Setup of P:
==> flow/design.v (excerpt) <==
module DilatedCausal1DConv #(
    parameter integer DILATION_FACTOR = 2,
    parameter integer KERNEL_SIZE = 3,
    parameter integer INPUT_CHANNELS = 16,
    parameter integer OUTPUT_CHANNELS = 16
)(
    input clk,
    input reset,
    input wire [INPUT_CHANNELS*8-1:0] x,  
    output reg [OUTPUT_CHANNELS*8-1:0] y,  
    input h_write,
    input [7:0] h_index_channel,
    input [7:0] h_index_filter,
    input [7:0] h_value    
    );
    localparam integer TAPS = DILATION_FACTOR*(KERNEL_SIZE-1) + 1;
    reg signed [7:0] h [0:INPUT_CHANNELS*KERNEL_SIZE-1];        
    reg signed [7:0] x_delay [0:INPUT_CHANNELS*TAPS-1];          
    reg signed [15:0] mul [0:INPUT_CHANNELS*KERNEL_SIZE-1];
    reg signed [15:0] sum [0:OUTPUT_CHANNELS-1];
    integer i,j;
    always @(posedge clk or posedge reset) begin
        if(reset) begin
        for(i = 0; i <= INPUT_CHANNELS-1; i= i+1) begin
            for (j = 0; j <= (DILATION_FACTOR*(KERNEL_SIZE-1)); j = j + 1) begin
                x_delay[i*TAPS+j] <= 8'sh0;
            end           
        end
    end
        else begin
        for(i = 0; i <= INPUT_CHANNELS-1; i= i+1) begin
            for(j=(DILATION_FACTOR*(KERNEL_SIZE-1)); j>0; j=j-1) begin
                x_delay[i*TAPS+j] <= x_delay[i*TAPS+j-1];
            end
            x_delay[i*TAPS] <= x[i*8 +: 8];
        end
    end
end
    always @ (posedge clk or posedge reset) begin  
        if(reset) begin
            for(i = 0; i <= INPUT_CHANNELS-1; i= i+1) begin
                for(j=0; j<KERNEL_SIZE; j=j+1) begin
                    h[i*KERNEL_SIZE+j] <= 8'd1 + j;
                end
            end
        end
        else begin
            for(i = 0; i <= INPUT_CHANNELS-1; i= i+1) begin
                for(j=0; j<KERNEL_SIZE; j=j+1) begin
                    if(h_write == 1 && h_index_channel == i && h_index_filter == j) begin
  ...
Settings: LEC_CHECK=0, CAP_MARGIN=20, CORE_MARGIN=2, CORE_UTILIZATION=59, CTS_CLUSTER_DIAMETER=52, CTS_CLUSTER_SIZE=52, MAX_ROUTING_LAYER=met4, SETUP_SLACK_MARGIN=1.3, SLEW_MARGIN=20; clock period 4.91 ns.
run.sh (not shown) runs the stock make flow with config.mk's settings and CLKGATE_MAP_FILE=.
P finished all stages; layout check result: FAIL, due to setup timing.
Modified inputs, Q compared to P
- CTS_CLUSTER_DIAMETER now 35, was 52
- CORE_UTILIZATION now 65, was 59
- CTS_CLUSTER_SIZE no longer set, was 52
- MAX_ROUTING_LAYER no longer set, was met4
- the clock period (ns, I/O delays scaled along) now 6.39, was 4.91
==> comparison <==
The layout from Q, despite a flow that completed every stage, fails the layout checks, with the failing checks listed as setup timing. Clock network power share up 7.9 points in Q wrt P. Summary of Q over P: critical path depth went up, number of buffers created by CTS went up, initial standard-cell utilization of the core went up. The final reports for Q and P show time the final worst path needs with I/O delays and setup higher in the former. Die height (Q vs. P) decreases by a few percent. Non-clock buffer count went down by more than 10% going from P to Q. P has a lower aggregate negative setup slack than Q. Relative to P, cell count decreased by 494 in Q. Vias: Q more than P. Compared with P, Q shows a higher combinational cell area excluding buffers and inverters.

DilatedCausal1DConv again, from the RTL that the note above started with.
clock: 6.23 ns
lec_check: 0
abc_area: 0
cap_margin: 35
core_aspect_ratio: 1.17
core_margin: 2
core_utilization: 72
cts_cluster_diameter: 29
cts_cluster_size: 37
max_routing_layer: met5
place_density: 0.35
setup_slack_margin: 1.81
slew_margin: 20
tns_end_percent: 70
The baseline completed, yet does not pass: setup timing.
Next try:
Settings changed: ABC_AREA 0 to unset, CAP_MARGIN 35 to 20, CORE_ASPECT_RATIO 1.17 to 0.85, CTS_CLUSTER_DIAMETER 29 to unset, CTS_CLUSTER_SIZE 37 to 13, MAX_ROUTING_LAYER met5 to unset, PLACE_DENSITY 0.35 to 0.95, SETUP_SLACK_MARGIN 1.81 to unset, TNS_END_PERCENT 70 to unset.
Clock period 6.23 ns to 6.55 ns, I/O delays scaled along.
After rerunning:
- The changed run aborted during 5_1_grt on GRT-0232
- synthesized cell count does not change
- synthesized area stays the same
- die size stays flat
Next try:
Settings changed: CORE_ASPECT_RATIO 0.85 to unset, CORE_UTILIZATION 72 to 40, CTS_CLUSTER_SIZE 13 to unset, GPL_TIMING_DRIVEN set to 0, PLACE_DENSITY 0.95 to unset, TNS_END_PERCENT set to 55.
Clock period 6.55 ns to 5.24 ns, I/O delays scaled along.
Result: The new run finished but fails on setup timing; area after synthesis is unchanged; die size went up by well over a third; synthesized cell count does not change.
Next try:
Settings changed: CORE_UTILIZATION 40 to 65, CTS_CLUSTER_DIAMETER set to 52, CTS_CLUSTER_SIZE set to 39, GPL_TIMING_DRIVEN 0 to unset, MAX_ROUTING_LAYER set to met4, SETUP_SLACK_MARGIN set to -0.38, TNS_END_PERCENT 55 to unset.
Clock period 5.24 ns to 4.91 ns, I/O delays scaled along.
Result:
- The changed run finished but failed the layout checks on setup timing
- worst setup slack loses 180 ps
- global-route usage grows by 15 points
- count of clock-buffer cells in the layout falls by 20
- routed wire length grows by 2.5%
- sequential share of layout area went down by 0.76 points
- power rose by 12%
- final cell count goes down by 2.7%
- hold slack is better by 12 ps

The RTL this note starts from:
==> flow/design.v <==
`timescale 1ns / 1ps
module DilatedCausal1DConv #(
    parameter integer DILATION_FACTOR = 2,
    parameter integer KERNEL_SIZE = 3,
    parameter integer INPUT_CHANNELS = 16,
    parameter integer OUTPUT_CHANNELS = 16
)(
    input clk,
    input reset,
    input wire [INPUT_CHANNELS*8-1:0] x,  
    output reg [OUTPUT_CHANNELS*8-1:0] y,  
    input h_write,
    input [7:0] h_index_channel,
    input [7:0] h_index_filter,
    input [7:0] h_value    
    );
    localparam integer TAPS = DILATION_FACTOR*(KERNEL_SIZE-1) + 1;
    reg signed [7:0] h [0:INPUT_CHANNELS*KERNEL_SIZE-1];        
    reg signed [7:0] x_delay [0:INPUT_CHANNELS*TAPS-1];          
    reg signed [15:0] mul [0:INPUT_CHANNELS*KERNEL_SIZE-1];
    reg signed [15:0] sum [0:OUTPUT_CHANNELS-1];
    integer i,j;
    always @(posedge clk or posedge reset) begin
        if(reset) begin
        for(i = 0; i <= INPUT_CHANNELS-1; i= i+1) begin
            for (j = 0; j <= (DILATION_FACTOR*(KERNEL_SIZE-1)); j = j + 1) begin
                x_delay[i*TAPS+j] <= 8'sh0;
            end           
        end
    end
        else begin
        for(i = 0; i <= INPUT_CHANNELS-1; i= i+1) begin
            for(j=(DILATION_FACTOR*(KERNEL_SIZE-1)); j>0; j=j-1) begin
                x_delay[i*TAPS+j] <= x_delay[i*TAPS+j-1];
            end
            x_delay[i*TAPS] <= x[i*8 +: 8];
        end
    end
end
    always @ (posedge clk or posedge reset) begin  
        if(reset) begin
            for(i = 0; i <= INPUT_CHANNELS-1; i= i+1) begin
                for(j=0; j<KERNEL_SIZE; j=j+1) begin
                    h[i*KERNEL_SIZE+j] <= 8'd1 + j;
                end
            end
        end
        else begin
            for(i = 0; i <= INPUT_CHANNELS-1; i= i+1) begin
                for(j=0; j<KERNEL_SIZE; j=j+1) begin
                    if(h_write == 1 && h_index_channel == i && h_index_filter == j) begin
                        h[i*KERNEL_SIZE+j] <= h_value;
                    end
                end
            end
        end
    end    
always @(*) begin
    for(i = 0; i <= INPUT_CHANNELS-1; i= i+1) begin
        sum[i] = 0;
        for (j = 0; j < KERNEL_SIZE; j = j + 1) begin
            sum[i] = sum[i] + mul[i*KERNEL_SIZE+j];
        end
     end
end
always @(*) begin
    for(i = 0; i <= INPUT_CHANNELS-1; i= i+1) begin
        for(j=0; j< KERNEL_SIZE; j = j + 1) begin
            mul[i*KERNEL_SIZE+j] = x_delay[i*TAPS+DILATION_FACTOR * j] * h[i*KERNEL_SIZE+j];
        end
    end
end
always @(posedge clk or posedge reset) begin
    if (reset) begin
        for(i = 0; i <= OUTPUT_CHANNELS-1; i= i+1) begin
            y[i*8 +: 8] <= 8'sh0;
        end
    end
    else begin
        for(i = 0; i <= OUTPUT_CHANNELS-1; i= i+1) begin
            if(sum[i] >= 127) begin
                y[i*8 +: 8] <= 8'd127;
            end
            else if(sum[i] <=-128) begin
                y[i*8 +: 8] <= -8'd128;
            end
            else begin
                y[i*8 +: 8] <= sum[i][7:0];
            end
        end    
    end
end
endmodule
==> flow/config.mk <==
export PLATFORM = sky130hd
export DESIGN_NAME = DilatedCausal1DConv
export DESIGN_NICKNAME = DilatedCausal1DConv
export VERILOG_FILES = /design/flow/design.v
export SDC_FILE = /design/flow/constraint.sdc
export NUM_CORES = 4
export LEC_CHECK = 0
export ABC_AREA = 0
export CAP_MARGIN = 5
export CORE_ASPECT_RATIO = 0.61
export CORE_MARGIN = 4
export CORE_UTILIZATION = 54
export CTS_CLUSTER_DIAMETER = 44
export CTS_CLUSTER_SIZE = 37
export MAX_ROUTING_LAYER = met4
export PLACE_DENSITY_LB_ADDON = 0.06
export SETUP_SLACK_MARGIN = 1.81
export SLEW_MARGIN = 20
==> flow/constraint.sdc <==
create_clock -name core_clock -period 10.7 [get_ports {clk}]
set_input_delay 2.1400 -clock core_clock [delete_from_list [all_inputs] [get_ports {clk}]]
set_output_delay 2.1400 -clock core_clock [all_outputs]
set_load 0.01 [all_outputs]
Next try:
==> flow/config.mk (replaced) <==
export PLATFORM = sky130hd
export DESIGN_NAME = DilatedCausal1DConv
export DESIGN_NICKNAME = DilatedCausal1DConv
export VERILOG_FILES = /design/flow/design.v
export SDC_FILE = /design/flow/constraint.sdc
export NUM_CORES = 4
export LEC_CHECK = 0
export CAP_MARGIN = 20
export CORE_MARGIN = 2
export CORE_UTILIZATION = 69
export CTS_CLUSTER_SIZE = 99
export SLEW_MARGIN = 20
==> flow/constraint.sdc (replaced) <==
create_clock -name core_clock -period 7.01 [get_ports {clk}]
set_input_delay 1.4020 -clock core_clock [delete_from_list [all_inputs] [get_ports {clk}]]
set_output_delay 1.4020 -clock core_clock [all_outputs]
set_load 0.01 [all_outputs]
What happened: The changed run finished clean. Design area climbs by 1.0%. Wire length drops by 3.8%. Register-to-register slack gets worse by 3.1 ns. Area after synthesis is unchanged.
Next try:
--- a/flow/config.mk
+++ b/flow/config.mk
@@ -10,2 +10,4 @@
-export CORE_UTILIZATION = 69
-export CTS_CLUSTER_SIZE = 99
+export CORE_UTILIZATION = 72
+export CTS_CLUSTER_DIAMETER = 345
+export CTS_CLUSTER_SIZE = 13
+export HOLD_SLACK_MARGIN = -0.08
==> flow/constraint.sdc (replaced) <==
create_clock -name core_clock -period 3.86 [get_ports {clk}]
set_input_delay 0.7720 -clock core_clock [delete_from_list [all_inputs] [get_ports {clk}]]
set_output_delay 0.7720 -clock core_clock [all_outputs]
set_load 0.01 [all_outputs]
What happened: Now the flow completed, yet does not pass: setup timing; core utilization came out higher by 11 points; synthesized area stays the same; power came out higher by 71%; clock skew came out higher by 0.0056 ns; combinational power came out higher to 2.6 times its value; non-clock buffer count came out higher by 1930; wire length came out higher by 16%; sequential share of layout area came out lower by 1.4 points; die area came out lower by 4.1%.

main:
Starts from the design.v that is shown in full above.
Settings: LEC_CHECK=0, ABC_AREA=0, CAP_MARGIN=20, CORE_MARGIN=2, CORE_UTILIZATION=72, CTS_CLUSTER_DIAMETER=397, CTS_CLUSTER_SIZE=13, HOLD_SLACK_MARGIN=-0.09, PLACE_DENSITY=0.4, SETUP_SLACK_MARGIN=1.14, SLEW_MARGIN=20; clock period 3.86 ns.
From the logs: main reached the end of the flow and failed the layout checks with negative setup slack.
Input-level comparison between the feature branch and main:
- SETUP_SLACK_MARGIN no longer set, was 1.14
- HOLD_SLACK_MARGIN no longer set, was -0.09
- PLACE_DENSITY no longer set, was 0.4
- CTS_CLUSTER_DIAMETER no longer set, was 397
- ABC_AREA no longer set, was 0
- the clock period (ns, I/O delays scaled along) now 6.55, was 3.86
Findings:
STATUS run=the feature branch STAGES=ALL_DONE FINAL_CHECKS=FAILED CAUSE=negative setup slack. The feature branch vs. main: worst hold slack went up by 0.012 ns. Sequential share of layout area (higher): the feature branch. NOTE power main->the feature branch decreased by more than a quarter. Number of non-filler instances in the completed layout | the feature branch below main. Diff the feature branch..main | maximum buffer depth of the clock tree | negligible. Lower wire length was reported by the feature branch, not main. The feature branch has critical path depth below what main had. main leaves less setup margin than the feature branch. Combinational power share was lower in the feature branch than in main. Of the two values seen for worst setup path endpoint, y[69]$_DFF_PP0_ was produced by the feature branch and y[74]$_DFF_PP0_ by main. Taking main as the reference point, the transition time at the pin with the least slew margin of the feature branch rises by 0.21 ns. Comparing the feature branch and main, the higher non-clock buffer count was measured on main.

Starts from the design.v that is shown in full above.
export LEC_CHECK = 0
export ABC_AREA = 0
export CAP_MARGIN = 35
export CORE_ASPECT_RATIO = 1.17
export CORE_MARGIN = 2
export CORE_UTILIZATION = 72
export CTS_CLUSTER_DIAMETER = 44
export CTS_CLUSTER_SIZE = 37
export HOLD_SLACK_MARGIN = 0.29
export MAX_ROUTING_LAYER = met5
export PLACE_DENSITY = 0.35
export SETUP_SLACK_MARGIN = 1.81
export SLEW_MARGIN = 20
export TNS_END_PERCENT = 70
create_clock -name core_clock -period 6.23 [get_ports {clk}]
The first run reached the layout checks and failed them: negative setup slack.
Rerun with:
Settings changed: ABC_AREA 0 to not set, CAP_MARGIN 35 to 20, CORE_ASPECT_RATIO 1.17 to not set, CTS_CLUSTER_DIAMETER 44 to 345, CTS_CLUSTER_SIZE 37 to 13, HOLD_SLACK_MARGIN 0.29 to not set, MAX_ROUTING_LAYER met5 to not set, PLACE_DENSITY 0.35 to not set, SETUP_SLACK_MARGIN 1.81 to not set, TNS_END_PERCENT 70 to not set.
Clock period 6.23 ns to 5.48 ns, I/O delays scaled along.
The new run finished but fails on negative setup slack.
Register-to-register slack got worse by 640 ps.
Global-route usage fell by 0.98 points.
Die size hardly moves.
Via count hardly moves.
Worst hold slack improved by 11 ps.
Worst setup slack loses 640 ps.
Sequential share of layout area is higher by 0.18 points.
Flip-flop count is unchanged.
Wire length goes down by 2.1%.
Final area fell by 1.4%.
Rerun with:
Settings changed: CORE_ASPECT_RATIO set to 0.5, CORE_UTILIZATION 72 to 40, CTS_CLUSTER_DIAMETER 345 to 218, CTS_CLUSTER_SIZE 13 to not set.
Clock period 5.48 ns to 7.0 ns, I/O delays scaled along.
This time the run produced a clean layout. Wire length is lower by roughly a tenth. Clock skew is lower by 14 ps. Global-route usage is lower by 20 points. Sequential power is lower by about a fifth.
Rerun with:
Settings changed: CORE_ASPECT_RATIO 0.5 to not set, CTS_CLUSTER_DIAMETER 218 to not set.
Clock period 7.0 ns to 6.95 ns, I/O delays scaled along.
Effect:
- routed wire length came out higher slightly
- sequential cell count is unchanged
- clock power came out higher by a few percent
- clock skew came out higher by 6.2 ps
- fmax stays flat
- combinational power came out higher by a few percent
- critical path depth came out lower by 1
- total power came out higher by a few percent
- die size hardly moves
- register-to-register slack loses 60 ps
Power and IR drop assume default switching activity.
